[flow/design.v]
module rad4_reference(
    input [31:0] x,
    input [10:0] y,
    output [31:0] p
    );
    wire [5:0] sign_factor;
    wire [32:0] PP_5;
    wire [32:0] PP_4;
    wire [32:0] PP_3;
    wire [32:0] PP_2;
    wire [32:0] PP_1;
    wire [32:0] PP_0;
    wire [2:0] tmp1;
    wire [2:0] tmp0;
    assign tmp1 = {y[10],y[10:9]}; 
    assign tmp0 = {y[1:0],1'b0};
    rad4_BE PP5_gen(
        .x1(tmp1),
        .y(x),
        .sign_factor(sign_factor[5]),
        .PP(PP_5)
        );
    rad4_BE PP4_gen(
        .x1(y[9:7]),
        .y(x),
        .sign_factor(sign_factor[4]),
        .PP(PP_4)
        );
    rad4_BE PP3_gen(
        .x1(y[7:5]),
        .y(x),
        .sign_factor(sign_factor[3]),
        .PP(PP_3)
        );
    rad4_BE PP2_gen(
        .x1(y[5:3]),
        .y(x),
        .sign_factor(sign_factor[2]),
        .PP(PP_2)
        );
    rad4_BE PP1_gen(
        .x1(y[3:1]),
        .y(x),
        .sign_factor(sign_factor[1]),
        .PP(PP_1)
        );
    rad4_BE PP0_gen(
        .x1(tmp0),
        .y(x),
        .sign_factor(sign_factor[0]),
        .PP(PP_0)
        );
    PP_add Final(
        .sign_factor(sign_factor),
        .PP_5(PP_5),
        .PP_4(PP_4),
        .PP_3(PP_3),
        .PP_2(PP_2),
        .PP_1(PP_1),
        .PP_0(PP_0),
        .p(p)
        );
endmodule
module rad4_BE(
    input [2:0] x1,
    input [31:0] y,
    output sign_factor,
    output [32:0] PP
    );
    wire one, two, sign;
    code encode_block(
        .one(one),
        .two(two),
        .sign(sign),
        .y2(x1[2]),
        .y1(x1[1]),
        .y0(x1[0])
        );
    wire [32:0] tmp1_pp; 
    assign tmp1_pp = {y[31],y};  
    wire [33:0] out1;
    assign out1[0] = sign;
    genvar i;
    generate
        for ( i = 0; i < 33; i = i+1 )
            begin : pp_rad4_first 
            product pp_pr(tmp1_pp[i],out1[i],one,two,sign,PP[i],out1[i+1]);
            end
    endgenerate
    sgn_gen sign_gen(one,two,sign,sign_factor);
endmodule
module code(one,two,sign,y2,y1,y0);  
	input y2,y1,y0;                     
	output one,two,sign;                
	wire [1:0]k;                        
	xor x1(one,y0,y1);                  
	xor x2(k[1],y2,y1);                 
	not n1(k[0],one);                   
	and a1(two,k[0],k[1]);              
	assign sign=y2;                     
endmodule   
module product(x1,x0,one,two,sign,p,i);
	input x1,x0,sign,one,two;
	output p,i;
	wire [1:0] k;
	xor xo1(i,x1,sign);
	and a1(k[1],i,one);
	and a0(k[0],x0,two);
	or o1(p,k[1],k[0]);
endmodule
module sgn_gen(one,two,sign,sign_factor);
    input sign,one,two;
    output sign_factor;
    wire k;
    or o1(k,one,two);
    and a1(sign_factor,sign,k);
endmodule
module PP_add(
    input [5:0] sign_factor,
    input [32:0] PP_5,
    input [32:0] PP_4,
    input [32:0] PP_3,
    input [32:0] PP_2,
    input [32:0] PP_1,
    input [32:0] PP_0,
    output [31:0] p
    );
    wire [5:0] E_MSB;
    assign E_MSB[0] = ~ PP_0[32];
    assign E_MSB[1] = ~ PP_1[32];
    assign E_MSB[2] = ~ PP_2[32];
    assign E_MSB[3] = ~ PP_3[32];
    assign E_MSB[4] = ~ PP_4[32];
    assign E_MSB[5] = ~ PP_5[32];
    wire [33:0] sum00_FA;
    wire [33:0] carry00_FA;
    wire [33:0] tmp001_FA;
    wire [33:0] tmp002_FA;
    wire [33:0] tmp003_FA;
    assign tmp001_FA = {E_MSB[0],{3{PP_0[32]}},PP_0[32:4],PP_0[2]};
    assign tmp002_FA = {E_MSB[1],PP_1[32],PP_1[32:2],PP_1[0]};
    assign tmp003_FA = {PP_2,sign_factor[1]};
    genvar i001;
    generate
        for (i001 = 0; i001 < 34; i001 = i001 + 1)
            begin : pp_fad00
            FAd pp_fad(tmp001_FA[i001],tmp002_FA[i001], tmp003_FA[i001], carry00_FA[i001],sum00_FA[i001]);
            end
    endgenerate
    wire [1:0] sum00_HA;
    wire [1:0] carry00_HA;
    wire [1:0] tmp001_HA;
    wire [1:0] tmp002_HA;
    assign tmp001_HA = {1'b1,PP_0[3]};
    assign tmp002_HA = {PP_2[32],PP_1[1]};
    genvar i002;
    generate
        for (i002 = 0; i002 < 2; i002 = i002 + 1)
            begin : pp_had00
            HAd pp_had(tmp001_HA[i002],tmp002_HA[i002],carry00_HA[i002],sum00_HA[i002]);
            end
    endgenerate
    wire [32:0] sum01_FA;
    wire [32:0] carry01_FA;
    wire [32:0] tmp011_FA;
    wire [32:0] tmp012_FA;
    wire [32:0] tmp013_FA;
    assign tmp011_FA = {1'b1,E_MSB[3],PP_3[32],PP_3[32:4],PP_3[2]};
    assign tmp012_FA = {PP_4[32],PP_4[32:2],PP_4[0]};
    assign tmp013_FA = {PP_5[31:0],sign_factor[4]};
    genvar i011;
    generate
        for (i011 = 0; i011 < 33; i011 = i011 + 1)
            begin : pp_fad01
            FAd pp_fad(tmp011_FA[i011],tmp012_FA[i011], tmp013_FA[i011], carry01_FA[i011],sum01_FA[i011]);
            end
    endgenerate
    wire [1:0] sum01_HA;
    wire [1:0] carry01_HA;
    wire [1:0] tmp011_HA;
    wire [1:0] tmp012_HA;
    assign tmp011_HA = {E_MSB[4],PP_3[3]};
    assign tmp012_HA = {PP_5[32],PP_4[1]};
    genvar i012;
    generate
        for (i012 = 0; i012 < 2; i012 = i012 + 1)
            begin : pp_had01
            HAd pp_had(tmp011_HA[i012],tmp012_HA[i012],carry01_HA[i012],sum01_HA[i012]);
            end
    endgenerate
    wire [33:0] sum10_FA;
    wire [33:0] carry10_FA;
    wire [33:0] tmp101_FA;
    wire [33:0] tmp102_FA;
    wire [33:0] tmp103_FA;
    assign tmp101_FA = {E_MSB[2],sum00_HA[1],sum00_FA[33:3],sum00_FA[1]};
    assign tmp102_FA = {carry00_HA[1],carry00_FA[33:2],carry00_HA[0]};
    assign tmp103_FA = {sum01_FA[29:1],sum01_HA[0],sum01_FA[0],PP_3[1:0],sign_factor[2]};
    genvar i010;
    generate
        for (i010 = 0; i010 < 34; i010 = i010 + 1)
            begin : pp_fad10
            FAd pp_fad(tmp101_FA[i010],tmp102_FA[i010], tmp103_FA[i010], carry10_FA[i010],sum10_FA[i010]);
            end
    endgenerate
    wire [1:0] sum10_HA;
    wire [1:0] carry10_HA;
    wire [1:0] tmp101_HA;
    wire [1:0] tmp102_HA;
    assign tmp101_HA = {1'b1,sum00_FA[2]};
    assign tmp102_HA = {sum01_FA[30],carry00_FA[1]};
    genvar i013;
    generate
        for (i013 = 0; i013 < 2; i013 = i013 + 1)
            begin : pp_had11
            HAd pp_had(tmp101_HA[i013],tmp102_HA[i013],carry10_HA[i013],sum10_HA[i013]);
            end
    endgenerate
    wire [32:0] sum20_FA;
    wire [32:0] carry20_FA;
    wire [32:0] tmp201_FA;
    wire [32:0] tmp202_FA;
    wire [32:0] tmp203_FA;
    assign tmp201_FA = {carry10_HA[1],sum10_HA[1],sum10_FA[33:4],sum10_FA[1]};
    assign tmp202_FA = {sum01_FA[31],carry10_FA[33:3],carry10_HA[0]};
    assign tmp203_FA = {carry01_FA[30:1],carry01_HA[0],carry01_FA[0],sign_factor[3]};
    genvar i020;
    generate
        for (i020 = 0; i020 < 33; i020 = i020 + 1)
            begin : pp_fad20
            FAd pp_fad(tmp201_FA[i020],tmp202_FA[i020], tmp203_FA[i020], carry20_FA[i020],sum20_FA[i020]);
            end
    endgenerate
    wire [3:0] sum20_HA;
    wire [3:0] carry20_HA;
    wire [3:0] tmp201_HA;
    wire [3:0] tmp202_HA;
    assign tmp201_HA = {sum01_HA[1],sum01_FA[32],sum10_FA[3:2]};
    assign tmp202_HA = {carry01_FA[32:31],carry10_FA[2:1]};
    genvar i021;
    generate
        for (i021 = 0; i021 < 4; i021 = i021 + 1)
            begin : pp_had21
            HAd pp_had(tmp201_HA[i021],tmp202_HA[i021],carry20_HA[i021],sum20_HA[i021]);
            end
    endgenerate
    wire  sum30_FA;
    wire  carry30_FA;
    FAd pp_fad(sum20_FA[2],carry20_FA[1], sign_factor[5], carry30_FA,sum30_FA);
    wire [32:0] sum30_HA;
    wire [32:0] carry30_HA;
    wire [32:0] tmp301_HA;
    wire [32:0] tmp302_HA;
    assign tmp301_HA = {carry01_HA[1],sum20_HA[3:2],sum20_FA[32:3]};
    assign tmp302_HA = {carry20_HA[3:2],carry20_FA[32:2]};
    genvar i031;
    generate
        for (i031 = 0; i031 < 33; i031 = i031 + 1)
            begin : pp_had31
            HAd pp_had(tmp301_HA[i031],tmp302_HA[i031],carry30_HA[i031],sum30_HA[i031]);
            end
    endgenerate
    wire [44:0] tmp_sum;
    wire [44:0] tmp_add1;
    wire [44:0] tmp_add2;
    assign tmp_add1 = {1'b0,sum30_HA,sum30_FA,sum20_FA[1],sum20_HA[1:0],sum20_FA[0],sum10_HA[0],sum10_FA[0],sum00_HA[0],sum00_FA[0],PP_0[1:0]};
    assign tmp_add2 = {carry30_HA,carry30_FA,1'b0,carry20_HA[1:0],carry20_FA[0],1'b0,carry10_FA[0],1'b0,carry00_FA[0],2'b0,sign_factor[0]}; 
    assign tmp_sum = tmp_add1 + tmp_add2;
    assign p = tmp_sum[41:10];
endmodule
module FAd(a,b,c,cy,sm);
	input a,b,c;
	output cy,sm;
	wire x,y,z;
	xor x1(x,a,b);
	xor x2(sm,x,c);
	and a1(y,a,b);
	and a2(z,x,c);
	or o1(cy,y,z);
endmodule 
module HAd(a,b,cy,sm);
	input a,b;
	output cy,sm;
	xor x1(sm,a,b);
	and a1(cy,a,b);
endmodule 
module rad4_reference1(
    input [31:0] x,
    input [10:0] y,
    output [31:0] p
    );
    wire [5:0] sign_factor;
    wire [32:0] PP_5;
    wire [32:0] PP_4;
    wire [32:0] PP_3;
    wire [32:0] PP_2;
    wire [32:0] PP_1;
    wire [32:0] PP_0;
    wire [2:0] tmp1;
    wire [2:0] tmp0;
    assign tmp1 = {y[10],y[10:9]}; 
    assign tmp0 = {y[1:0],1'b0};
    rad4_BE1 PP5_gen(
        .x1(tmp1),
        .y(x),
        .sign_factor(sign_factor[5]),
        .PP(PP_5)
        );
    rad4_BE1 PP4_gen(
        .x1(y[9:7]),
        .y(x),
        .sign_factor(sign_factor[4]),
        .PP(PP_4)
        );
    rad4_BE1 PP3_gen(
        .x1(y[7:5]),
        .y(x),
        .sign_factor(sign_factor[3]),
        .PP(PP_3)
        );
    rad4_BE1 PP2_gen(
        .x1(y[5:3]),
        .y(x),
        .sign_factor(sign_factor[2]),
        .PP(PP_2)
        );
    rad4_BE1 PP1_gen(
        .x1(y[3:1]),
        .y(x),
        .sign_factor(sign_factor[1]),
        .PP(PP_1)
        );
    rad4_BE1 PP0_gen(
        .x1(tmp0),
        .y(x),
        .sign_factor(sign_factor[0]),
        .PP(PP_0)
        );
    PP_add1 Final(
        .sign_factor(sign_factor),
        .PP_5(PP_5),
        .PP_4(PP_4),
        .PP_3(PP_3),
        .PP_2(PP_2),
        .PP_1(PP_1),
        .PP_0(PP_0),
        .p(p)
        );
endmodule
module rad4_BE1(
    input [2:0] x1,
    input [31:0] y,
    output sign_factor,
    output [32:0] PP
    );
    wire one, two, sign;
    code1 encode1_block(
        .one(one),
        .two(two),
        .sign(sign),
        .y2(x1[2]),
        .y1(x1[1]),
        .y0(x1[0])
        );
    wire [32:0] tmp1_pp; 
    assign tmp1_pp = {y[31],y};  
    wire [33:0] out1;
    assign out1[0] = sign;
    genvar i;
    generate
        for ( i = 0; i < 33; i = i+1 )
            begin : pp_rad4_first 
            product1 pp_pr(tmp1_pp[i],out1[i],one,two,sign,PP[i],out1[i+1]);
            end
    endgenerate
    assign sign_factor = sign & (one | two);
endmodule
module code1(one,two,sign,y2,y1,y0);  
	input y2,y1,y0;                     
	output one,two,sign;                
	wire [1:0]k;                        
	xor x1(one,y0,y1);                  
	xor x2(k[1],y2,y1);                 
	not n1(k[0],one);                   
	and a1(two,k[0],k[1]);              
	assign sign=y2;                     
endmodule   
module product1(x1,x0,one,two,sign,p,i);
	input x1,x0,sign,one,two;
	output p,i;
	wire [1:0] k;
	xor xo1(i,x1,sign);
	and a1(k[1],i,one);
	and a0(k[0],x0,two);
	or o1(p,k[1],k[0]);
endmodule
module PP_add1(
    input [5:0] sign_factor,
    input [32:0] PP_5,
    input [32:0] PP_4,
    input [32:0] PP_3,
    input [32:0] PP_2,
    input [32:0] PP_1,
    input [32:0] PP_0,
    output [31:0] p
    );
    wire [5:0] E_MSB;
    assign E_MSB[0] = ~ PP_0[32];
    assign E_MSB[1] = ~ PP_1[32];
    assign E_MSB[2] = ~ PP_2[32];
    assign E_MSB[3] = ~ PP_3[32];
    assign E_MSB[4] = ~ PP_4[32];
    assign E_MSB[5] = ~ PP_5[32];
    wire [33:0] sum00_FA;
    wire [33:0] carry00_FA;
    wire [33:0] tmp001_FA;
    wire [33:0] tmp002_FA;
    wire [33:0] tmp003_FA;
    assign tmp001_FA = {E_MSB[0],{3{PP_0[32]}},PP_0[32:4],PP_0[2]};
    assign tmp002_FA = {E_MSB[1],PP_1[32],PP_1[32:2],PP_1[0]};
    assign tmp003_FA = {PP_2,sign_factor[1]};
    genvar i001;
    generate
        for (i001 = 0; i001 < 34; i001 = i001 + 1)
            begin : pp_FAd100
            FAd1 pp_FAd1(tmp001_FA[i001],tmp002_FA[i001], tmp003_FA[i001], carry00_FA[i001],sum00_FA[i001]);
            end
    endgenerate
    wire [1:0] sum00_HA;
    wire [1:0] carry00_HA;
    wire [1:0] tmp001_HA;
    wire [1:0] tmp002_HA;
    assign tmp001_HA = {1'b1,PP_0[3]};
    assign tmp002_HA = {PP_2[32],PP_1[1]};
    genvar i002;
    generate
        for (i002 = 0; i002 < 2; i002 = i002 + 1)
            begin : pp_HAd100
            HAd1 pp_HAd1(tmp001_HA[i002],tmp002_HA[i002],carry00_HA[i002],sum00_HA[i002]);
            end
    endgenerate
    wire [32:0] sum01_FA;
    wire [32:0] carry01_FA;
    wire [32:0] tmp011_FA;
    wire [32:0] tmp012_FA;
    wire [32:0] tmp013_FA;
    assign tmp011_FA = {1'b1,E_MSB[3],PP_3[32],PP_3[32:4],PP_3[2]};
    assign tmp012_FA = {PP_4[32],PP_4[32:2],PP_4[0]};
    assign tmp013_FA = {PP_5[31:0],sign_factor[4]};
    genvar i011;
    generate
        for (i011 = 0; i011 < 33; i011 = i011 + 1)
            begin : pp_FAd101
            FAd1 pp_FAd1(tmp011_FA[i011],tmp012_FA[i011], tmp013_FA[i011], carry01_FA[i011],sum01_FA[i011]);
            end
    endgenerate
    wire [1:0] sum01_HA;
    wire [1:0] carry01_HA;
    wire [1:0] tmp011_HA;
    wire [1:0] tmp012_HA;
    assign tmp011_HA = {E_MSB[4],PP_3[3]};
    assign tmp012_HA = {PP_5[32],PP_4[1]};
    genvar i012;
    generate
        for (i012 = 0; i012 < 2; i012 = i012 + 1)
            begin : pp_HAd101
            HAd1 pp_HAd1(tmp011_HA[i012],tmp012_HA[i012],carry01_HA[i012],sum01_HA[i012]);
            end
    endgenerate
    wire [33:0] sum10_FA;
    wire [33:0] carry10_FA;
    wire [33:0] tmp101_FA;
    wire [33:0] tmp102_FA;
    wire [33:0] tmp103_FA;
    assign tmp101_FA = {E_MSB[2],sum00_HA[1],sum00_FA[33:3],sum00_FA[1]};
    assign tmp102_FA = {carry00_HA[1],carry00_FA[33:2],carry00_HA[0]};
    assign tmp103_FA = {sum01_FA[29:1],sum01_HA[0],sum01_FA[0],PP_3[1:0],sign_factor[2]};
    genvar i010;
    generate
        for (i010 = 0; i010 < 34; i010 = i010 + 1)
            begin : pp_FAd110
            FAd1 pp_FAd1(tmp101_FA[i010],tmp102_FA[i010], tmp103_FA[i010], carry10_FA[i010],sum10_FA[i010]);
            end
    endgenerate
    wire [1:0] sum10_HA;
    wire [1:0] carry10_HA;
    wire [1:0] tmp101_HA;
    wire [1:0] tmp102_HA;
    assign tmp101_HA = {1'b1,sum00_FA[2]};
    assign tmp102_HA = {sum01_FA[30],carry00_FA[1]};
    genvar i013;
    generate
        for (i013 = 0; i013 < 2; i013 = i013 + 1)
            begin : pp_HAd111
            HAd1 pp_HAd1(tmp101_HA[i013],tmp102_HA[i013],carry10_HA[i013],sum10_HA[i013]);
            end
    endgenerate
    wire [32:0] sum20_FA;
    wire [32:0] carry20_FA;
    wire [32:0] tmp201_FA;
    wire [32:0] tmp202_FA;
    wire [32:0] tmp203_FA;
    assign tmp201_FA = {carry10_HA[1],sum10_HA[1],sum10_FA[33:4],sum10_FA[1]};
    assign tmp202_FA = {sum01_FA[31],carry10_FA[33:3],carry10_HA[0]};
    assign tmp203_FA = {carry01_FA[30:1],carry01_HA[0],carry01_FA[0],sign_factor[3]};
    genvar i020;
    generate
        for (i020 = 0; i020 < 33; i020 = i020 + 1)
            begin : pp_FAd120
            FAd1 pp_FAd1(tmp201_FA[i020],tmp202_FA[i020], tmp203_FA[i020], carry20_FA[i020],sum20_FA[i020]);
            end
    endgenerate
    wire [3:0] sum20_HA;
    wire [3:0] carry20_HA;
    wire [3:0] tmp201_HA;
    wire [3:0] tmp202_HA;
    assign tmp201_HA = {sum01_HA[1],sum01_FA[32],sum10_FA[3:2]};
    assign tmp202_HA = {carry01_FA[32:31],carry10_FA[2:1]};
    genvar i021;
    generate
        for (i021 = 0; i021 < 4; i021 = i021 + 1)
            begin : pp_HAd121
            HAd1 pp_HAd1(tmp201_HA[i021],tmp202_HA[i021],carry20_HA[i021],sum20_HA[i021]);
            end
    endgenerate
    wire  sum30_FA;
    wire  carry30_FA;
    FAd1 pp_FAd1(sum20_FA[2],carry20_FA[1], sign_factor[5], carry30_FA,sum30_FA);
    wire [32:0] sum30_HA;
    wire [32:0] carry30_HA;
    wire [32:0] tmp301_HA;
    wire [32:0] tmp302_HA;
    assign tmp301_HA = {carry01_HA[1],sum20_HA[3:2],sum20_FA[32:3]};
    assign tmp302_HA = {carry20_HA[3:2],carry20_FA[32:2]};
    genvar i031;
    generate
        for (i031 = 0; i031 < 33; i031 = i031 + 1)
            begin : pp_HAd131
            HAd1 pp_HAd1(tmp301_HA[i031],tmp302_HA[i031],carry30_HA[i031],sum30_HA[i031]);
            end
    endgenerate
    wire [44:0] tmp_sum;
    wire [44:0] tmp_add1;
    wire [44:0] tmp_add2;
    assign tmp_add1 = {1'b0,sum30_HA,sum30_FA,sum20_FA[1],sum20_HA[1:0],sum20_FA[0],sum10_HA[0],sum10_FA[0],sum00_HA[0],sum00_FA[0],PP_0[1:0]};
    assign tmp_add2 = {carry30_HA,carry30_FA,1'b0,carry20_HA[1:0],carry20_FA[0],1'b0,carry10_FA[0],1'b0,carry00_FA[0],2'b0,sign_factor[0]}; 
    assign tmp_sum = tmp_add1 + tmp_add2;
    assign p = tmp_sum[41:10];
endmodule
module FAd1(a,b,c,cy,sm);
	input a,b,c;
	output cy,sm;
	wire x,y,z;
	xor x1(x,a,b);
	xor x2(sm,x,c);
	and a1(y,a,b);
	and a2(z,x,c);
	or o1(cy,y,z);
endmodule 
module HAd1(a,b,cy,sm);
	input a,b;
	output cy,sm;
	xor x1(sm,a,b);
	and a1(cy,a,b);
endmodule 
module rad4_reference2(
    input [31:0] x,
    input [10:0] y,
    output [31:0] p
    );
    wire [5:0] sign_factor;
    wire [32:0] PP_5;
    wire [32:0] PP_4;
    wire [32:0] PP_3;
    wire [32:0] PP_2;
    wire [32:0] PP_1;
    wire [32:0] PP_0;
    wire [2:0] tmp1;
    wire [2:0] tmp0;
    assign tmp1 = {y[10],y[10:9]}; 
    assign tmp0 = {y[1:0],1'b0};
    rad4_BE2 PP5_gen(
        .x1(tmp1),
        .y(x),
        .sign_factor(sign_factor[5]),
        .PP(PP_5)
        );
    rad4_BE2 PP4_gen(
        .x1(y[9:7]),
        .y(x),
        .sign_factor(sign_factor[4]),
        .PP(PP_4)
        );
    rad4_BE2 PP3_gen(
        .x1(y[7:5]),
        .y(x),
        .sign_factor(sign_factor[3]),
        .PP(PP_3)
        );
    rad4_BE2 PP2_gen(
        .x1(y[5:3]),
        .y(x),
        .sign_factor(sign_factor[2]),
        .PP(PP_2)
        );
    rad4_BE2 PP1_gen(
        .x1(y[3:1]),
        .y(x),
        .sign_factor(sign_factor[1]),
        .PP(PP_1)
        );
    rad4_BE2 PP0_gen(
        .x1(tmp0),
        .y(x),
        .sign_factor(sign_factor[0]),
        .PP(PP_0)
        );
    PP_add2 Final(
        .sign_factor(sign_factor),
        .PP_5(PP_5),
        .PP_4(PP_4),
        .PP_3(PP_3),
        .PP_2(PP_2),
        .PP_1(PP_1),
        .PP_0(PP_0),
        .p(p)
        );
endmodule
module rad4_BE2(
    input [2:0] x1,
    input [31:0] y,
    output sign_factor,
    output [32:0] PP
    );
    wire one, two, sign;
    code2 encode2_block(
        .one(one),
        .two(two),
        .sign(sign),
        .y2(x1[2]),
        .y1(x1[1]),
        .y0(x1[0])
        );
    wire [32:0] tmp1_pp; 
    assign tmp1_pp = {y[31],y};  
    wire [33:0] out1;
    assign out1[0] = sign;
    genvar i;
    generate
        for ( i = 0; i < 33; i = i+1 )
            begin : pp_rad4_first 
            product2 pp_pr(tmp1_pp[i],out1[i],one,two,sign,PP[i],out1[i+1]);
            end
    endgenerate
    assign sign_factor = sign & (one | two);
endmodule
module code2(one,two,sign,y2,y1,y0);  
	input y2,y1,y0;                     
	output one,two,sign;                
	wire [1:0]k;                        
	xor x1(one,y0,y1);                  
	xor x2(k[1],y2,y1);                 
	not n1(k[0],one);                   
	and a1(two,k[0],k[1]);              
	assign sign=y2;                     
endmodule   
module product2(x1,x0,one,two,sign,p,i);
	input x1,x0,sign,one,two;
	output p,i;
	wire [1:0] k;
	xor xo1(i,x1,sign);
	and a1(k[1],i,one);
	and a0(k[0],x0,two);
	or o1(p,k[1],k[0]);
endmodule
module PP_add2(
    input [5:0] sign_factor,
    input [32:0] PP_5,
    input [32:0] PP_4,
    input [32:0] PP_3,
    input [32:0] PP_2,
    input [32:0] PP_1,
    input [32:0] PP_0,
    output [31:0] p
    );
    wire [5:0] E_MSB;
    assign E_MSB[0] = ~ PP_0[32];
    assign E_MSB[1] = ~ PP_1[32];
    assign E_MSB[2] = ~ PP_2[32];
    assign E_MSB[3] = ~ PP_3[32];
    assign E_MSB[4] = ~ PP_4[32];
    assign E_MSB[5] = ~ PP_5[32];
    wire [33:0] sum00_FA;
    wire [33:0] carry00_FA;
    wire [33:0] tmp001_FA;
    wire [33:0] tmp002_FA;
    wire [33:0] tmp003_FA;
    assign tmp001_FA = {E_MSB[0],{3{PP_0[32]}},PP_0[32:4],PP_0[2]};
    assign tmp002_FA = {E_MSB[1],PP_1[32],PP_1[32:2],PP_1[0]};
    assign tmp003_FA = {PP_2,sign_factor[1]};
    genvar i001;
    generate
        for (i001 = 0; i001 < 34; i001 = i001 + 1)
            begin : pp_FAd200
            FAd2 pp_FAd2(tmp001_FA[i001],tmp002_FA[i001], tmp003_FA[i001], carry00_FA[i001],sum00_FA[i001]);
            end
    endgenerate
    wire [1:0] sum00_HA;
    wire [1:0] carry00_HA;
    wire [1:0] tmp001_HA;
    wire [1:0] tmp002_HA;
    assign tmp001_HA = {1'b1,PP_0[3]};
    assign tmp002_HA = {PP_2[32],PP_1[1]};
    genvar i002;
    generate
        for (i002 = 0; i002 < 2; i002 = i002 + 1)
            begin : pp_HAd200
            HAd2 pp_HAd2(tmp001_HA[i002],tmp002_HA[i002],carry00_HA[i002],sum00_HA[i002]);
            end
    endgenerate
    wire [32:0] sum01_FA;
    wire [32:0] carry01_FA;
    wire [32:0] tmp011_FA;
    wire [32:0] tmp012_FA;
    wire [32:0] tmp013_FA;
    assign tmp011_FA = {1'b1,E_MSB[3],PP_3[32],PP_3[32:4],PP_3[2]};
    assign tmp012_FA = {PP_4[32],PP_4[32:2],PP_4[0]};
    assign tmp013_FA = {PP_5[31:0],sign_factor[4]};
    genvar i011;
    generate
        for (i011 = 0; i011 < 33; i011 = i011 + 1)
            begin : pp_FAd201
            FAd2 pp_FAd2(tmp011_FA[i011],tmp012_FA[i011], tmp013_FA[i011], carry01_FA[i011],sum01_FA[i011]);
            end
    endgenerate
    wire [1:0] sum01_HA;
    wire [1:0] carry01_HA;
    wire [1:0] tmp011_HA;
    wire [1:0] tmp012_HA;
    assign tmp011_HA = {E_MSB[4],PP_3[3]};
    assign tmp012_HA = {PP_5[32],PP_4[1]};
    genvar i012;
    generate
        for (i012 = 0; i012 < 2; i012 = i012 + 1)
            begin : pp_HAd201
            HAd2 pp_HAd2(tmp011_HA[i012],tmp012_HA[i012],carry01_HA[i012],sum01_HA[i012]);
            end
    endgenerate
    wire [33:0] sum10_FA;
    wire [33:0] carry10_FA;
    wire [33:0] tmp101_FA;
    wire [33:0] tmp102_FA;
    wire [33:0] tmp103_FA;
    assign tmp101_FA = {E_MSB[2],sum00_HA[1],sum00_FA[33:3],sum00_FA[1]};
    assign tmp102_FA = {carry00_HA[1],carry00_FA[33:2],carry00_HA[0]};
    assign tmp103_FA = {sum01_FA[29:1],sum01_HA[0],sum01_FA[0],PP_3[1:0],sign_factor[2]};
    genvar i010;
    generate
        for (i010 = 0; i010 < 34; i010 = i010 + 1)
            begin : pp_FAd210
            FAd2 pp_FAd2(tmp101_FA[i010],tmp102_FA[i010], tmp103_FA[i010], carry10_FA[i010],sum10_FA[i010]);
            end
    endgenerate
    wire [1:0] sum10_HA;
    wire [1:0] carry10_HA;
    wire [1:0] tmp101_HA;
    wire [1:0] tmp102_HA;
    assign tmp101_HA = {1'b1,sum00_FA[2]};
    assign tmp102_HA = {sum01_FA[30],carry00_FA[1]};
    genvar i013;
    generate
        for (i013 = 0; i013 < 2; i013 = i013 + 1)
            begin : pp_HAd211
            HAd2 pp_HAd2(tmp101_HA[i013],tmp102_HA[i013],carry10_HA[i013],sum10_HA[i013]);
            end
    endgenerate
    wire [32:0] sum20_FA;
    wire [32:0] carry20_FA;
    wire [32:0] tmp201_FA;
    wire [32:0] tmp202_FA;
    wire [32:0] tmp203_FA;
    assign tmp201_FA = {carry10_HA[1],sum10_HA[1],sum10_FA[33:4],sum10_FA[1]};
    assign tmp202_FA = {sum01_FA[31],carry10_FA[33:3],carry10_HA[0]};
    assign tmp203_FA = {carry01_FA[30:1],carry01_HA[0],carry01_FA[0],sign_factor[3]};
    genvar i020;
    generate
        for (i020 = 0; i020 < 33; i020 = i020 + 1)
            begin : pp_FAd220
            FAd2 pp_FAd2(tmp201_FA[i020],tmp202_FA[i020], tmp203_FA[i020], carry20_FA[i020],sum20_FA[i020]);
            end
    endgenerate
    wire [3:0] sum20_HA;
    wire [3:0] carry20_HA;
    wire [3:0] tmp201_HA;
    wire [3:0] tmp202_HA;
    assign tmp201_HA = {sum01_HA[1],sum01_FA[32],sum10_FA[3:2]};
    assign tmp202_HA = {carry01_FA[32:31],carry10_FA[2:1]};
    genvar i021;
    generate
        for (i021 = 0; i021 < 4; i021 = i021 + 1)
            begin : pp_HAd221
            HAd2 pp_HAd2(tmp201_HA[i021],tmp202_HA[i021],carry20_HA[i021],sum20_HA[i021]);
            end
    endgenerate
    wire  sum30_FA;
    wire  carry30_FA;
    FAd2 pp_FAd2(sum20_FA[2],carry20_FA[1], sign_factor[5], carry30_FA,sum30_FA);
    wire [32:0] sum30_HA;
    wire [32:0] carry30_HA;
    wire [32:0] tmp301_HA;
    wire [32:0] tmp302_HA;
    assign tmp301_HA = {carry01_HA[1],sum20_HA[3:2],sum20_FA[32:3]};
    assign tmp302_HA = {carry20_HA[3:2],carry20_FA[32:2]};
    genvar i031;
    generate
        for (i031 = 0; i031 < 33; i031 = i031 + 1)
            begin : pp_HAd231
            HAd2 pp_HAd2(tmp301_HA[i031],tmp302_HA[i031],carry30_HA[i031],sum30_HA[i031]);
            end
    endgenerate
    wire [44:0] tmp_sum;
    wire [44:0] tmp_add1;
    wire [44:0] tmp_add2;
    assign tmp_add1 = {1'b0,sum30_HA,sum30_FA,sum20_FA[1],sum20_HA[1:0],sum20_FA[0],sum10_HA[0],sum10_FA[0],sum00_HA[0],sum00_FA[0],PP_0[1:0]};
    assign tmp_add2 = {carry30_HA,carry30_FA,1'b0,carry20_HA[1:0],carry20_FA[0],1'b0,carry10_FA[0],1'b0,carry00_FA[0],2'b0,sign_factor[0]}; 
    assign tmp_sum = tmp_add1 + tmp_add2;
    assign p = tmp_sum[41:10];
endmodule
module FAd2(a,b,c,cy,sm);
	input a,b,c;
	output cy,sm;
	wire x,y,z;
	xor x1(x,a,b);
	xor x2(sm,x,c);
	and a1(y,a,b);
	and a2(z,x,c);
	or o1(cy,y,z);
endmodule 
module HAd2(a,b,cy,sm);
	input a,b;
	output cy,sm;
	xor x1(sm,a,b);
	and a1(cy,a,b);
endmodule 
module rad4_reference3(
    input [31:0] x,
    input [10:0] y,
    output [31:0] p
    );
    wire [5:0] sign_factor;
    wire [32:0] PP_5;
    wire [32:0] PP_4;
    wire [32:0] PP_3;
    wire [32:0] PP_2;
    wire [32:0] PP_1;
    wire [32:0] PP_0;
    wire [2:0] tmp1;
    wire [2:0] tmp0;
    assign tmp1 = {y[10],y[10:9]}; 
    assign tmp0 = {y[1:0],1'b0};
    rad4_BE3 PP5_gen(
        .x1(tmp1),
        .y(x),
        .sign_factor(sign_factor[5]),
        .PP(PP_5)
        );
    rad4_BE3 PP4_gen(
        .x1(y[9:7]),
        .y(x),
        .sign_factor(sign_factor[4]),
        .PP(PP_4)
        );
    rad4_BE3 PP3_gen(
        .x1(y[7:5]),
        .y(x),
        .sign_factor(sign_factor[3]),
        .PP(PP_3)
        );
    rad4_BE3 PP2_gen(
        .x1(y[5:3]),
        .y(x),
        .sign_factor(sign_factor[2]),
        .PP(PP_2)
        );
    rad4_BE3 PP1_gen(
        .x1(y[3:1]),
        .y(x),
        .sign_factor(sign_factor[1]),
        .PP(PP_1)
        );
    rad4_BE3 PP0_gen(
        .x1(tmp0),
        .y(x),
        .sign_factor(sign_factor[0]),
        .PP(PP_0)
        );
    PP_add3 Final(
        .sign_factor(sign_factor),
        .PP_5(PP_5),
        .PP_4(PP_4),
        .PP_3(PP_3),
        .PP_2(PP_2),
        .PP_1(PP_1),
        .PP_0(PP_0),
        .p(p)
        );
endmodule
module rad4_BE3(
    input [2:0] x1,
    input [31:0] y,
    output sign_factor,
    output [32:0] PP
    );
    wire one, two, sign;
    code3 encode3_block(
        .one(one),
        .two(two),
        .sign(sign),
        .y2(x1[2]),
        .y1(x1[1]),
        .y0(x1[0])
        );
    wire [32:0] tmp1_pp; 
    assign tmp1_pp = {y[31],y};  
    wire [33:0] out1;
    assign out1[0] = sign;
    genvar i;
    generate
        for ( i = 0; i < 33; i = i+1 )
            begin : pp_rad4_first 
            product3 pp_pr(tmp1_pp[i],out1[i],one,two,sign,PP[i],out1[i+1]);
            end
    endgenerate
    assign sign_factor = sign & (one | two);
endmodule
module code3(one,two,sign,y2,y1,y0);  
	input y2,y1,y0;                     
	output one,two,sign;                
	wire [1:0]k;                        
	xor x1(one,y0,y1);                  
	xor x2(k[1],y2,y1);                 
	not n1(k[0],one);                   
	and a1(two,k[0],k[1]);              
	assign sign=y2;                     
endmodule   
module product3(x1,x0,one,two,sign,p,i);
	input x1,x0,sign,one,two;
	output p,i;
	wire [1:0] k;
	xor xo1(i,x1,sign);
	and a1(k[1],i,one);
	and a0(k[0],x0,two);
	or o1(p,k[1],k[0]);
endmodule
module PP_add3(
    input [5:0] sign_factor,
    input [32:0] PP_5,
    input [32:0] PP_4,
    input [32:0] PP_3,
    input [32:0] PP_2,
    input [32:0] PP_1,
    input [32:0] PP_0,
    output [31:0] p
    );
    wire [5:0] E_MSB;
    assign E_MSB[0] = ~ PP_0[32];
    assign E_MSB[1] = ~ PP_1[32];
    assign E_MSB[2] = ~ PP_2[32];
    assign E_MSB[3] = ~ PP_3[32];
    assign E_MSB[4] = ~ PP_4[32];
    assign E_MSB[5] = ~ PP_5[32];
    wire [33:0] sum00_FA;
    wire [33:0] carry00_FA;
    wire [33:0] tmp001_FA;
    wire [33:0] tmp002_FA;
    wire [33:0] tmp003_FA;
    assign tmp001_FA = {E_MSB[0],{3{PP_0[32]}},PP_0[32:4],PP_0[2]};
    assign tmp002_FA = {E_MSB[1],PP_1[32],PP_1[32:2],PP_1[0]};
    assign tmp003_FA = {PP_2,sign_factor[1]};
    genvar i001;
    generate
        for (i001 = 0; i001 < 34; i001 = i001 + 1)
            begin : pp_FAd300
            FAd3 pp_FAd3(tmp001_FA[i001],tmp002_FA[i001], tmp003_FA[i001], carry00_FA[i001],sum00_FA[i001]);
            end
    endgenerate
    wire [1:0] sum00_HA;
    wire [1:0] carry00_HA;
    wire [1:0] tmp001_HA;
    wire [1:0] tmp002_HA;
    assign tmp001_HA = {1'b1,PP_0[3]};
    assign tmp002_HA = {PP_2[32],PP_1[1]};
    genvar i002;
    generate
        for (i002 = 0; i002 < 2; i002 = i002 + 1)
            begin : pp_HAd300
            HAd3 pp_HAd3(tmp001_HA[i002],tmp002_HA[i002],carry00_HA[i002],sum00_HA[i002]);
            end
    endgenerate
    wire [32:0] sum01_FA;
    wire [32:0] carry01_FA;
    wire [32:0] tmp011_FA;
    wire [32:0] tmp012_FA;
    wire [32:0] tmp013_FA;
    assign tmp011_FA = {1'b1,E_MSB[3],PP_3[32],PP_3[32:4],PP_3[2]};
    assign tmp012_FA = {PP_4[32],PP_4[32:2],PP_4[0]};
    assign tmp013_FA = {PP_5[31:0],sign_factor[4]};
    genvar i011;
    generate
        for (i011 = 0; i011 < 33; i011 = i011 + 1)
            begin : pp_FAd301
            FAd3 pp_FAd3(tmp011_FA[i011],tmp012_FA[i011], tmp013_FA[i011], carry01_FA[i011],sum01_FA[i011]);
            end
    endgenerate
    wire [1:0] sum01_HA;
    wire [1:0] carry01_HA;
    wire [1:0] tmp011_HA;
    wire [1:0] tmp012_HA;
    assign tmp011_HA = {E_MSB[4],PP_3[3]};
    assign tmp012_HA = {PP_5[32],PP_4[1]};
    genvar i012;
    generate
        for (i012 = 0; i012 < 2; i012 = i012 + 1)
            begin : pp_HAd301
            HAd3 pp_HAd3(tmp011_HA[i012],tmp012_HA[i012],carry01_HA[i012],sum01_HA[i012]);
            end
    endgenerate
    wire [33:0] sum10_FA;
    wire [33:0] carry10_FA;
    wire [33:0] tmp101_FA;
    wire [33:0] tmp102_FA;
    wire [33:0] tmp103_FA;
    assign tmp101_FA = {E_MSB[2],sum00_HA[1],sum00_FA[33:3],sum00_FA[1]};
    assign tmp102_FA = {carry00_HA[1],carry00_FA[33:2],carry00_HA[0]};
    assign tmp103_FA = {sum01_FA[29:1],sum01_HA[0],sum01_FA[0],PP_3[1:0],sign_factor[2]};
    genvar i010;
    generate
        for (i010 = 0; i010 < 34; i010 = i010 + 1)
            begin : pp_FAd310
            FAd3 pp_FAd3(tmp101_FA[i010],tmp102_FA[i010], tmp103_FA[i010], carry10_FA[i010],sum10_FA[i010]);
            end
    endgenerate
    wire [1:0] sum10_HA;
    wire [1:0] carry10_HA;
    wire [1:0] tmp101_HA;
    wire [1:0] tmp102_HA;
    assign tmp101_HA = {1'b1,sum00_FA[2]};
    assign tmp102_HA = {sum01_FA[30],carry00_FA[1]};
    genvar i013;
    generate
        for (i013 = 0; i013 < 2; i013 = i013 + 1)
            begin : pp_HAd311
            HAd3 pp_HAd3(tmp101_HA[i013],tmp102_HA[i013],carry10_HA[i013],sum10_HA[i013]);
            end
    endgenerate
    wire [32:0] sum20_FA;
    wire [32:0] carry20_FA;
    wire [32:0] tmp201_FA;
    wire [32:0] tmp202_FA;
    wire [32:0] tmp203_FA;
    assign tmp201_FA = {carry10_HA[1],sum10_HA[1],sum10_FA[33:4],sum10_FA[1]};
    assign tmp202_FA = {sum01_FA[31],carry10_FA[33:3],carry10_HA[0]};
    assign tmp203_FA = {carry01_FA[30:1],carry01_HA[0],carry01_FA[0],sign_factor[3]};
    genvar i020;
    generate
        for (i020 = 0; i020 < 33; i020 = i020 + 1)
            begin : pp_FAd320
            FAd3 pp_FAd3(tmp201_FA[i020],tmp202_FA[i020], tmp203_FA[i020], carry20_FA[i020],sum20_FA[i020]);
            end
    endgenerate
    wire [3:0] sum20_HA;
    wire [3:0] carry20_HA;
    wire [3:0] tmp201_HA;
    wire [3:0] tmp202_HA;
    assign tmp201_HA = {sum01_HA[1],sum01_FA[32],sum10_FA[3:2]};
    assign tmp202_HA = {carry01_FA[32:31],carry10_FA[2:1]};
    genvar i021;
    generate
        for (i021 = 0; i021 < 4; i021 = i021 + 1)
            begin : pp_HAd321
            HAd3 pp_HAd3(tmp201_HA[i021],tmp202_HA[i021],carry20_HA[i021],sum20_HA[i021]);
            end
    endgenerate
    wire  sum30_FA;
    wire  carry30_FA;
    FAd3 pp_FAd3(sum20_FA[2],carry20_FA[1], sign_factor[5], carry30_FA,sum30_FA);
    wire [32:0] sum30_HA;
    wire [32:0] carry30_HA;
    wire [32:0] tmp301_HA;
    wire [32:0] tmp302_HA;
    assign tmp301_HA = {carry01_HA[1],sum20_HA[3:2],sum20_FA[32:3]};
    assign tmp302_HA = {carry20_HA[3:2],carry20_FA[32:2]};
    genvar i031;
    generate
        for (i031 = 0; i031 < 33; i031 = i031 + 1)
            begin : pp_HAd331
            HAd3 pp_HAd3(tmp301_HA[i031],tmp302_HA[i031],carry30_HA[i031],sum30_HA[i031]);
            end
    endgenerate
    wire [44:0] tmp_sum;
    wire [44:0] tmp_add1;
    wire [44:0] tmp_add2;
    assign tmp_add1 = {1'b0,sum30_HA,sum30_FA,sum20_FA[1],sum20_HA[1:0],sum20_FA[0],sum10_HA[0],sum10_FA[0],sum00_HA[0],sum00_FA[0],PP_0[1:0]};
    assign tmp_add2 = {carry30_HA,carry30_FA,1'b0,carry20_HA[1:0],carry20_FA[0],1'b0,carry10_FA[0],1'b0,carry00_FA[0],2'b0,sign_factor[0]}; 
    assign tmp_sum = tmp_add1 + tmp_add2;
    assign p = tmp_sum[41:10];
endmodule
module FAd3(a,b,c,cy,sm);
	input a,b,c;
	output cy,sm;
	wire x,y,z;
	xor x1(x,a,b);
	xor x2(sm,x,c);
	and a1(y,a,b);
	and a2(z,x,c);
	or o1(cy,y,z);
endmodule 
module HAd3(a,b,cy,sm);
	input a,b;
	output cy,sm;
	xor x1(sm,a,b);
	and a1(cy,a,b);
endmodule 
module fos_exact_tra_v1(
    input [31:0] x_in,
    input [10:0] a1,
    input clk,
    input reset,
    output [31:0] y_out);
    wire [31:0] b1x;
    wire [31:0] a1y;
    wire signed [31:0] sum0_next;
    wire signed [31:0] sum1;
    reg signed [31:0] sum0;
    rad4_reference mult(sum1,a1,a1y);
    assign y_out = sum0 + x_in;
    assign sum1 = y_out;
    assign sum0_next = a1y - x_in;
    always @ (posedge clk)
    if (reset) begin
        sum0 <= 32'b0;
    end else begin
        sum0 <= sum0_next;
    end
endmodule
module fos_exact_v1(
    input [31:0] x_in,
    input [10:0] a1,
    input clk,
    input reset,
    output [31:0] y_out);
    wire signed [31:0] Data_feedforward;
    wire signed [31:0] Data_feedback;
    wire signed [31:0] sum0;
    reg signed  [31:0] Samples_in1; 
    reg signed  [31:0] Samples_in2; 
    reg signed  [31:0] Samples_out; 
    assign Data_feedforward = {Samples_in2}; 
    assign y_out = Samples_in1 - Data_feedforward - Data_feedback; 
    rad4_reference mult(Samples_out,a1,Data_feedback);
   always @ (posedge clk) 
   if(reset == 1) begin
         Samples_in1 <= 0; 
         Samples_in2 <= 0; 
         Samples_out <= 0; 
      end 
   else begin 
      Samples_in1 <= x_in; 
      Samples_in2 <= Samples_in1; 
      Samples_out <= y_out; 
   end 
endmodule
module fos_exact_tra_v2(
    input [31:0] x_in,
    input [10:0] a1,
    input clk,
    input reset,
    output [31:0] y_out);
    wire [31:0] b1x;
    wire [31:0] a1y;
    wire signed [31:0] sum0_next;
    wire signed [31:0] sum1;
    reg signed [31:0] sum0;
    rad4_reference1 mult(sum1,a1,a1y);
    assign y_out = sum0 + x_in;
    assign sum1 = y_out;
    assign sum0_next = a1y - x_in;
    always @ (posedge clk)
    if (reset) begin
        sum0 <= 32'b0;
    end else begin
        sum0 <= sum0_next;
    end
endmodule
module fos_exact_v2(
    input [31:0] x_in,
    input [10:0] a1,
    input clk,
    input reset,
    output [31:0] y_out);
    wire signed [31:0] Data_feedforward;
    wire signed [31:0] Data_feedback;
    wire signed [31:0] sum0;
    reg signed  [31:0] Samples_in1; 
    reg signed  [31:0] Samples_in2; 
    reg signed  [31:0] Samples_out; 
    assign Data_feedforward = {Samples_in2}; 
    assign y_out = Samples_in1 - Data_feedforward - Data_feedback; 
    rad4_reference1 mult(Samples_out,a1,Data_feedback);
   always @ (posedge clk) 
   if(reset == 1) begin
         Samples_in1 <= 0; 
         Samples_in2 <= 0; 
         Samples_out <= 0; 
      end 
   else begin 
      Samples_in1 <= x_in; 
      Samples_in2 <= Samples_in1; 
      Samples_out <= y_out; 
   end 
endmodule
module fos_exact_tra_v3(
    input [31:0] x_in,
    input [10:0] a1,
    input [10:0] b1,
    input clk,
    input reset,
    output [31:0] y_out);
    wire [31:0] b1x;
    wire [31:0] a1y;
    wire signed [31:0] sum0_next;
    wire signed [31:0] sum1;
    reg signed [31:0] sum0;
    rad4_reference2 mult(x_in,b1,b1x);
    rad4_reference2 mult2(sum1,a1,a1y);
    assign y_out = sum0 + x_in;
    assign sum1 = y_out;
    assign sum0_next = b1x + a1y;
    always @ (posedge clk)
    if (reset) begin
        sum0 <= 32'b0;
    end else begin
        sum0 <= sum0_next;
    end
endmodule
module fos_exact_v3(
    input [31:0] x_in,
    input [10:0] a1,
    input [10:0] b1,
    input clk,
    input reset,
    output [31:0] y_out);
    wire signed [31:0] Data_feedforward;
    wire signed [31:0] Data_feedback;
    wire signed [31:0] sum0;
    reg signed  [31:0] Samples_in1; 
    reg signed  [31:0] Samples_in2; 
    reg signed  [31:0] Samples_out; 
    assign y_out = Samples_in1 + Data_feedforward - Data_feedback; 
    rad4_reference2 mult(Samples_out,a1,Data_feedback);
    rad4_reference2 mult1(Samples_in2,b1,Data_feedforward);                     
   always @ (posedge clk) 
   if(reset == 1) begin
         Samples_in1 <= 0; 
         Samples_in2 <= 0; 
         Samples_out <= 0; 
      end 
   else begin 
      Samples_in1 <= x_in; 
      Samples_in2 <= Samples_in1; 
      Samples_out <= y_out; 
   end 
endmodule
module fos_exact_tra_v4(
    input [31:0] x_in,
    input [10:0] a1,
    input clk,
    input reset,
    output [31:0] y_out);
    wire [31:0] b1x;
    wire [31:0] a1y;
    wire signed [31:0] sum0_next;
    wire signed [31:0] sum1;
    reg signed [31:0] sum0;
    rad4_reference3 mult(sum1,a1,a1y);
    assign y_out = sum0 + x_in;
    assign sum1 = y_out;
    assign sum0_next = a1y;
    always @ (posedge clk)
    if (reset) begin
        sum0 <= 32'b0;
    end else begin
        sum0 <= sum0_next;
    end
endmodule
module fos_exact_v4(
    input [31:0] x_in,
    input [10:0] a1,
    input clk,
    input reset,
    output [31:0] y_out);
    wire signed [31:0] Data_feedforward;
    wire signed [31:0] Data_feedback;
    wire signed [31:0] sum0;
    reg signed  [31:0] Samples_in1; 
    reg signed  [31:0] Samples_in2; 
    reg signed  [31:0] Samples_out; 
    assign y_out = Samples_in1 - Data_feedback; 
    rad4_reference3 mult(Samples_out,a1,Data_feedback);
   always @ (posedge clk) 
   if(reset == 1) begin
         Samples_in1 <= 0; 
         Samples_in2 <= 0; 
         Samples_out <= 0; 
      end 
   else begin 
      Samples_in1 <= x_in; 
      Samples_in2 <= Samples_in1; 
      Samples_out <= y_out; 
   end 
endmodule
module a_filter_reference_32x11(
    input [31:0] x_in,
    input clk,
    input [5:0] reset,
    output [31:0] y_out);
    wire [10:0] a1_1;
    wire [10:0] a1_2;
    wire [10:0] a1_3;
    wire [10:0] a1_4;
    wire [10:0] b1;
    assign a1_1 = -11'sd208;
    assign a1_2 = -11'sd1021;
    assign a1_3 = -11'sd930;
    assign a1_4 = -11'sd1010;
    assign b1 = 11'sd307;
    wire [31:0] y_1;
    wire [31:0] y_2;
    wire [31:0] y_3;
    wire [31:0] y_4;
    wire [31:0] y_5;
    fos_exact_v4 first_stage(x_in,a1_4,clk,reset[0],y_1);
    fos_exact_v3 second_stage(y_1,a1_3,b1,clk,reset[1],y_2);
    fos_exact_v2 third_stage(y_2,a1_2,clk,reset[2],y_3);
    fos_exact_v2 fourth_stage(y_3,a1_2,clk,reset[3],y_4);
    fos_exact_v1 fifth_stage(y_4,a1_1,clk,reset[4],y_5);
    fos_exact_v1 sixth_stage(y_5,a1_1,clk,reset[5],y_out);
endmodule
[flow/run.sh]
#!/bin/bash
# the make line also repeats each setting of config.mk as NAME=value (left out here)
make -C /OpenROAD-flow-scripts/flow DESIGN_CONFIG=/design/flow/config.mk WORK_HOME=/design/flow/orfs CLKGATE_MAP_FILE= finish
[flow/config.mk]
export PLATFORM = sky130hd
export DESIGN_NAME = a_filter_reference_32x11
export DESIGN_NICKNAME = a_filter_reference_32x11
export VERILOG_FILES = /design/flow/design.v
export SDC_FILE = /design/flow/constraint.sdc
export NUM_CORES = 4
export LEC_CHECK = 0
export CAP_MARGIN = 30
export CORE_ASPECT_RATIO = 0.83
export CORE_MARGIN = 2
export CORE_UTILIZATION = 72
export CTS_CLUSTER_SIZE = 12
export GPL_ROUTABILITY_DRIVEN = 1
export GPL_TIMING_DRIVEN = 1
export SETUP_SLACK_MARGIN = -0.16
export SLEW_MARGIN = 20
[flow/constraint.sdc]
create_clock -name core_clock -period 2.97 [get_ports {clk}]
set_input_delay 0.5940 -clock core_clock [delete_from_list [all_inputs] [get_ports {clk}]]
set_output_delay 0.5940 -clock core_clock [all_outputs]
set_load 0.01 [all_outputs]
==> out/qor.yml, run 1 <==
die:
  pin_count: 71
  dieArea_sq_um: 79100
  floorplan.rows: 92
  initCoreUtil_pct: 72.8
  core-area_sq_um: 76000
  fp.dieH_um: 257
  die_w_um: 308
synth:
  ys.flop_type: "dfxtp_1"
  yosysTopAreaCell: "ha_1"
  synth_cell_types: 76
  area_leaders: "ha_1, dfxtp_1, fa_1"
  ys_seq_share_pct: 19.7
  yosys-top-cells-count: "inv_1, ha_1, nor2_1"
  top_cell: "inv_1"
  synth_area_per_cell_sq_um: 8.70
  syn_inst: 6357
  xor_area_share_pct: 5.79
  ys_top_logic_family: "adder cells"
  ys_sh_aoi_pct: 11.1
  numSynthFlops: 544
  ys_sh_adder_pct: 41.1
  synth_area_sq_um: 55300
  synthArstFlopShare_pct: 0
  yosys-stat-cells: 6357
  top_cell_area_share_pct: 25.5
  synth.net_count: 7954
  synth-edff-count: 0
  muxShareOfSynthArea_pct: 0.197
  ys_warn_count: 4
  yosys_area_sq_um: 55300
  ys_sh_simple_pct: 10.9
placed_design:
  placed_area_sq_um: 72300
  gp_congestion: 0.923
  dp_hpwl_um: 165000
  io_buffers: 70
  place_ws_ns: -4.63
  dp.cells: 8830
run_status:
  error_line: "[ERROR DPL-0038] Utilization greater than 100%, impossible to legalize"
  status: "stopped before the end"
  stop_stage: "4_1_cts"
-- metrics by stage --
stage          TNS (ns)
2_1_floorplan   -800.59
3_3_place_gp    -996.19
3_5_place_dp   -1149.81
==> run 2: changes to the inputs <==
CAP_MARGIN = 20   (was 30)
CELL_PAD_IN_SITES_DETAIL_PLACEMENT = 1   (was default)
CORE_ASPECT_RATIO = 1.42   (was 0.83)
CORE_MARGIN = 7   (was 2)
CORE_UTILIZATION = 19   (was 72)
CTS_CLUSTER_DIAMETER = 141   (was default)
CTS_CLUSTER_SIZE = 83   (was 12)
GPL_ROUTABILITY_DRIVEN = default   (was 1)
GPL_TIMING_DRIVEN = default   (was 1)
MAX_ROUTING_LAYER = met4   (was default)
MIN_ROUTING_LAYER = met1   (was default)
PLACE_DENSITY_LB_ADDON = 0.0   (was default)
SETUP_SLACK_MARGIN = default   (was -0.16)
SLEW_MARGIN = 10   (was 20)
clock period = 11.3 ns   (was 2.97 ns; I/O delays follow)
==> run 2 against run 1 <==
Net effect: now clean on timing, DRC and antenna; die area rose to 3.9 times the previous value; area after synthesis did not move; synthesized cell count did not move.
==> out/qor.yml, run 2 <==
worst_setup_path:
  path_buffers: 5
  crit_required_ns: 9.04
  critPathTopFamily: "AND-OR/OR-AND gates"
  cp_max_fo: 7
  cp.depth: 32
  endpoint: "y_out[26]"
  startpoint: "sixth_stage.Samples_out[10]$_SDFF_PP0_"
  crit_top_cell: "ha_1"
  reg2reg_setup_slack_ns: 2.47
  startpoint_type: "register"
  r2r-start: "second_stage.Samples_in2[9]$_SDFF_PP0_"
  cp_slowest_cell: "clkdlybuf4s50_1"
  critical_path_arrival_ns: 8.31
  reg2regPathDepth: 28
  worst-setup-path-type: "register to output pin"
  end_kind: "output pin"
  r2r-end: "second_stage.Samples_out[31]$_SDFF_PP0_"
  cpPeakStageDelay_ns: 0.57
synth:
  synth_area_sq_um: 55300  # unchanged
  top_cell: "inv_1"
  ys.flop_type: "dfxtp_1"
  ys_sh_simple_pct: 10.9  # unchanged
  yosys_area_sq_um: 55300  # unchanged
  muxShareOfSynthArea_pct: 0.197  # unchanged
  ys_seq_share_pct: 19.7  # unchanged
  top_cell_area_share_pct: 25.5  # unchanged
  yosys-stat-cells: 6357  # unchanged
  numSynthFlops: 544  # unchanged
  xor_area_share_pct: 5.79  # unchanged
  synthArstFlopShare_pct: 0  # unchanged
  ys_sh_adder_pct: 41.1  # unchanged
  yosysTopAreaCell: "ha_1"
  ys_warn_count: 4  # unchanged
  yosys-top-cells-count: "inv_1, ha_1, nor2_1"
  synth.net_count: 7954  # unchanged
  synth_area_per_cell_sq_um: 8.70  # unchanged
  ys_top_logic_family: "adder cells"
  syn_inst: 6357  # unchanged
  area_leaders: "ha_1, dfxtp_1, fa_1"
  ys_sh_aoi_pct: 11.1  # unchanged
  synth-edff-count: 0  # unchanged
  synth_cell_types: 76  # unchanged
clock_network:
  clock-root-buffer: "clkbuf_16"
  cts_max_path_buffers: 3
  cts_made_buffers: 35
  cts_max_level: 2
  clkTransAtPathRegs_ns: 0.12
  clk_latency_ns: 0.70
  cts_sinks: 544
  cts_tree: "done"
  post_cts_buffers: 0
  hold_buffers: 0
detailed_routing:
  drt-pass1-iter-count: 4
  drt-total-wl_um: 182000
  avgViaCountPerCell: 3.94
  drtIter0Drc: 673
  via_count: 40600
  drc_errors: 0
  drt.antenna.violating_nets: 0
  wl_per_cell_um: 17.7
timing:
  fin_skew_ns: 0.0520
  setup_tns_ns: 0
  fmax_mhz: 94.6
  finalHoldViolCount: 0
  setup_violations: 0
  slew_headroom_pct: 13.8
  grt_setup_unrepaired: "no"
  worst_pin_slew_ns: 1.29
  min_period_ns: 10.57
  fin_crit_sh_pct: 93.5
  maxSlewViolCount: 0
grt:
  grt_use_total_pct: 12.2
  grt_pass1_vias: 47400
  grt_max_degree: 68
  antenna_found_initial: 8
  grt_pass1_wl_um: 278000
  gr-total-overflow: 0
min_path:
  hold_depth: 2
  hp-start: "sixth_stage.Samples_in1[13]$_SDFF_PP0_"
  min_to: "sixth_stage.Samples_in2[13]$_SDFF_PP0_"
  hp-class: "register to register"
placed_design:
  dp_hpwl_um: 161000  # -2.4%
  io_buffers: 70  # unchanged
  gp_congestion: 0.747  # -19%
  dp.cells: 10200  # +15%
die:
  pin_count: 71  # unchanged
  core-area_sq_um: 289000  # +280%
  fp.dieH_um: 657  # +160%
  die_w_um: 467  # +51%
  initCoreUtil_pct: 19.1  # -54 points
  floorplan.rows: 235  # +160%
  dieArea_sq_um: 307000  # +290%
job:
  cap_violations: 0
  warning_count: 126
run_status:
  status: "finished clean"
cells_and_area:
  nNetsFinal: 8017
  instances_no_fill: 10300
  syn2layout_area_growth_pct: 12.6
  utilization_pct: 21.5
-- run 2: timing repair --
item | 4_1_cts | 5_1_grt
gates cloned | 0 | 0
setup endpoints to repair | 4 | 4
resized | 4 | 2
hold endpoints to repair | 0 | 0
-- run 2: layout make-up --
type / count / area, sq um
fill: 33800 / 227000
multi-input combinational: 4155 / 38200
sequential: 544 / 10900
inverter: 1581 / 5930
tap: 3792 / 4740
timing repair buffer: 103 / 935
clock buffer: 38 / 930
clock inverter: 24 / 380
antenna: 86 / 215
-- run 2: metal layers --
metal / vias to the layer above / routed length [um] / GRT usage (%)
li1: 20400 / - / -
met1: 19900 / 55500 / 9.67
met2: 186 / 118000 / 28.0
met3: 122 / 2090 / 0.855
met4: 0 / 6990 / 3.91
met5: - / 0 / -
-- run 2: through the flow --
stage,setup slack [ns],cell area (sq um),hold slack (ns)
3_5_place_dp,0.651,60700,0.463
2_1_floorplan,2.94,55300,0.414
3_3_place_gp,0.746,60700,0.460
6_report,0.731,62300,0.454
4_1_cts,0.157,62000,0.456
5_1_grt,0.0399,62300,0.474
==> run 3: changes to the inputs <==
CELL_PAD_IN_SITES_DETAIL_PLACEMENT = default   (was 1)
CORE_ASPECT_RATIO = default   (was 1.42)
CORE_MARGIN = 2   (was 7)
CORE_UTILIZATION = 72   (was 19)
CTS_CLUSTER_DIAMETER = 309   (was 141)
CTS_CLUSTER_SIZE = 95   (was 83)
MAX_ROUTING_LAYER = default   (was met4)
MIN_ROUTING_LAYER = default   (was met1)
PLACE_DENSITY = 0.4   (was default)
PLACE_DENSITY_LB_ADDON = default   (was 0.0)
SLEW_MARGIN = 20   (was 10)
clock period = 5.59 ns   (was 11.3 ns; I/O delays follow)
==> run 3 against run 2 <==
Net effect: synthesized cell count stayed put; die area fell by 74%; area after synthesis unchanged; the flow now stops in 4_1_cts.
==> out/qor.yml, run 3 <==
synth:
  synth-edff-count: 0  # unchanged
  synth.net_count: 7954  # unchanged
  top_cell_area_share_pct: 25.5  # unchanged
  synth_area_per_cell_sq_um: 8.70  # unchanged
  muxShareOfSynthArea_pct: 0.197  # unchanged
  yosys-stat-cells: 6357  # unchanged
  ys_warn_count: 4  # unchanged
  ys_top_logic_family: "adder cells"
  ys_seq_share_pct: 19.7  # unchanged
  ys_sh_aoi_pct: 11.1  # unchanged
  ys.flop_type: "dfxtp_1"
  synth_area_sq_um: 55300  # unchanged
  synth_cell_types: 76  # unchanged
  yosys-top-cells-count: "inv_1, ha_1, nor2_1"
  synthArstFlopShare_pct: 0  # unchanged
  syn_inst: 6357  # unchanged
  area_leaders: "ha_1, dfxtp_1, fa_1"
  xor_area_share_pct: 5.79  # unchanged
  numSynthFlops: 544  # unchanged
  ys_sh_simple_pct: 10.9  # unchanged
  ys_sh_adder_pct: 41.1  # unchanged
  yosysTopAreaCell: "ha_1"
  yosys_area_sq_um: 55300  # unchanged
  top_cell: "inv_1"
die:
  core-area_sq_um: 75900  # -74%
  die_w_um: 281  # -40%
  fp.dieH_um: 281  # -57%
  floorplan.rows: 101  # -57%
  pin_count: 71  # unchanged
  dieArea_sq_um: 79100  # -74%
  initCoreUtil_pct: 72.8  # +54 points
placed_design:
  dp.cells: 8654  # -15%
  dp_hpwl_um: 140000  # -13%
  io_buffers: 70  # unchanged
  gp_congestion: 0.939  # +26%
  place_ws_ns: -1.99  # -2.64 ns
run_status:
  error_line: "[ERROR DPL-0033] detailed placement checks failed during check placement."
  stop_stage: "4_1_cts"
  status: "stopped before the end"
run 3: metrics by stage:
stage	hold WS, ns	area (sq um)
detailed placement	0.465	69700
global placement	0.455	69700
floorplan	0.414	58500
==> run 4: changes to the inputs <==
ABC_AREA = 1   (was default)
CAP_MARGIN = 30   (was 20)
CORE_ASPECT_RATIO = 0.83   (was default)
CORE_UTILIZATION = 71   (was 72)
CTS_CLUSTER_DIAMETER = default   (was 309)
CTS_CLUSTER_SIZE = 80   (was 95)
GPL_ROUTABILITY_DRIVEN = 1   (was default)
GPL_TIMING_DRIVEN = 1   (was default)
PLACE_DENSITY = 0.35   (was 0.4)
SETUP_SLACK_MARGIN = 0.64   (was default)
clock period = 2.15 ns   (was 5.59 ns; I/O delays follow)
==> run 4 against run 3 <==
Net effect: the run fails in 3_5_place_dp; die area rose by 16%; area after synthesis rose by 14%; synthesized cell count rose by 35%.
==> out/qor.yml, run 4 <==
synth:
  ys_top_logic_family: "adder cells"
  yosysTopAreaCell: "ha_1"
  yosys-stat-cells: 8591  # +35%
  top_cell_area_share_pct: 22.3  # -3.2 points
  synth-edff-count: 0  # unchanged
  syn_inst: 8591  # +35%
  synthArstFlopShare_pct: 0  # unchanged
  synth.net_count: 10200  # +28%
  area_leaders: "ha_1, dfxtp_1, fa_1"
  muxShareOfSynthArea_pct: 0  # -0.20 points
  ys_warn_count: 4  # unchanged
  xor_area_share_pct: 5.39  # -0.40 points
  ys_sh_adder_pct: 35.9  # -5.2 points
  synth_area_per_cell_sq_um: 7.37  # -15%
  ys_sh_simple_pct: 18.0  # +7.2 points
  ys_sh_aoi_pct: 9.97  # -1.2 points
  top_cell: "inv_1"
  synth_cell_types: 66  # -13%
  yosys-top-cells-count: "inv_1, nand2_1, ha_1"
  yosys_area_sq_um: 63300  # +14%
  ys.flop_type: "dfxtp_1"
  ys_seq_share_pct: 17.2  # -2.5 points
  numSynthFlops: 544  # unchanged
  synth_area_sq_um: 63300  # +14%
die:
  initCoreUtil_pct: 71.9  # -0.97 points
  dieArea_sq_um: 91600  # +16%
  pin_count: 71  # unchanged
  floorplan.rows: 99  # -2.0%
  fp.dieH_um: 276  # -1.8%
  core-area_sq_um: 88100  # +16%
  die_w_um: 332  # +18%
run_status:
  status: "stopped before the end"
  stop_stage: "3_5_place_dp"
  error_line: "[ERROR DPL-0038] Utilization greater than 100%, impossible to legalize"
placed_design:
  gp_congestion: 1.08  # +15%
  io_buffers: 70  # unchanged
[run 4: metrics by stage]
stage,hold WS (ns),instances
after floorplan,0.407,8591
after global placement,0.423,11800
